==> run a: inputs <==
## audio_core
module audio_core(
	input clk,          
	input rst,          
	input tick,         
	input tick_1m,      
	input [15:0] accel_z,     
	input accel_valid,        
	output wire beat,   
	output [7:0] LED,   
	input PB_PLY, 	     
	input [3:0]  VOL,	  
	output P,		     
	output [3:0] SEGA,  
	output [7:0] SEGD,  
	output [7:0] BPM,   
	input [15:0] DATA,	  
	output note_req,      
	output song_end       
	);
Settings: LEC_CHECK=0, CAP_MARGIN=30, CELL_PAD_IN_SITES_GLOBAL_PLACEMENT=0, CORE_ASPECT_RATIO=0.84, CORE_MARGIN=2, CORE_UTILIZATION=27, CTS_CLUSTER_DIAMETER=361, CTS_CLUSTER_SIZE=72, GPL_ROUTABILITY_DRIVEN=0, GPL_TIMING_DRIVEN=0, MAX_ROUTING_LAYER=met5, MIN_ROUTING_LAYER=met2, PLACE_DENSITY_LB_ADDON=0.17, SETUP_SLACK_MARGIN=1.63, SLEW_MARGIN=40, TNS_END_PERCENT=90; clock period 11.8 ns.
run.sh (not shown) runs the stock make flow with config.mk's settings and CLKGATE_MAP_FILE=.
==> run b: changes against run a <==
Settings changed: CAP_MARGIN 30 to 20, CELL_PAD_IN_SITES_GLOBAL_PLACEMENT 0 to not set, CORE_ASPECT_RATIO 0.84 to not set, CORE_UTILIZATION 27 to 64, CTS_CLUSTER_DIAMETER 361 to not set, CTS_CLUSTER_SIZE 72 to not set, GPL_ROUTABILITY_DRIVEN 0 to not set, GPL_TIMING_DRIVEN 0 to not set, HOLD_SLACK_MARGIN set to 0.3, MAX_ROUTING_LAYER met5 to not set, MIN_ROUTING_LAYER met2 to not set, PLACE_DENSITY_LB_ADDON 0.17 to not set, SETUP_SLACK_MARGIN 1.63 to -0.3, SLEW_MARGIN 40 to 20, TNS_END_PERCENT 90 to not set.
==> flow/constraint.sdc (replaced) <==
create_clock -name core_clock -period 4.14 [get_ports {clk}]
set_input_delay 0.8280 -clock core_clock [delete_from_list [all_inputs] [get_ports {clk}]]
set_output_delay 0.8280 -clock core_clock [all_outputs]
set_load 0.01 [all_outputs]
==> run c: changes against run a <==
Settings changed: CAP_MARGIN 30 to 20, CELL_PAD_IN_SITES_GLOBAL_PLACEMENT 0 to not set, CORE_ASPECT_RATIO 0.84 to not set, CORE_UTILIZATION 27 to 58, CTS_CLUSTER_DIAMETER 361 to not set, CTS_CLUSTER_SIZE 72 to not set, GPL_ROUTABILITY_DRIVEN 0 to not set, GPL_TIMING_DRIVEN 0 to not set, MAX_ROUTING_LAYER met5 to not set, MIN_ROUTING_LAYER met2 to not set, PLACE_DENSITY set to 0.55, PLACE_DENSITY_LB_ADDON 0.17 to not set, SETUP_SLACK_MARGIN 1.63 to -0.56, SLEW_MARGIN 40 to 20, TNS_END_PERCENT 90 to not set.
==> flow/constraint.sdc (replaced) <==
create_clock -name core_clock -period 6.95 [get_ports {clk}]
set_input_delay 1.3900 -clock core_clock [delete_from_list [all_inputs] [get_ports {clk}]]
set_output_delay 1.3900 -clock core_clock [all_outputs]
set_load 0.01 [all_outputs]
==> qor summary <==
metric                                                                   run b                   run a                 run c
Primary flip-flop cell chosen by synthesis mapping                     dfxtp_1                 dfxtp_1               dfxtp_1
Die x size                                                              214 µm                  356 µm                224 µm
Post-CTS resize count                                                      398                       0                     0
Effective utilization at floorplan                                       65.1%                   27.2%                 58.9%
Placeable core area                                                 43,200 µm²             103,000 µm²            47,700 µm²
Setup slack at placement                                              -2990 ps                 2100 ps              -1060 ps
Floorplan die area                                                  45,600 µm²             107,000 µm²            50,200 µm²
Area post-placement                                                 37,600 µm²              30,600 µm²            31,100 µm²
Boundary Pins                                                               74                      74                    74
Placement row count                                                         76                     108                    80
Final HPWL from detailed placement                                     96.8 mm                 96.7 mm               91.1 mm
Post-synth EDFFs                                                            32                      32                    32
Die boundary height                                                     214 µm                  300 µm                224 µm
Number of clock sinks                                                      229                     229                   229
TritonCTS buffer count                                                      24                       7                    24
Placer Congestion                                                         1.44                       -                  1.21
Number of warnings reported in the yosys synthesis log                      10                      10                    10
Deepest clock path buffer count                                              3                       3                     3
Setup fix buffers added after clock tree synthesis                         115                       0                     0
IO Port Bufs                                                                70                      60                    70
AND/OR/NAND/NOR Cells, Area Fraction                                     24.7%                   24.7%                 24.7%
Outcome                                                 stopped before the end  stopped before the end       failed layout checks
Failing step                                                           5_1_grt                 5_1_grt                     -
Violated checks                                                              -                       -  negative setup slack
Inst Count DP                                                            5,426                   5,370                 4,669
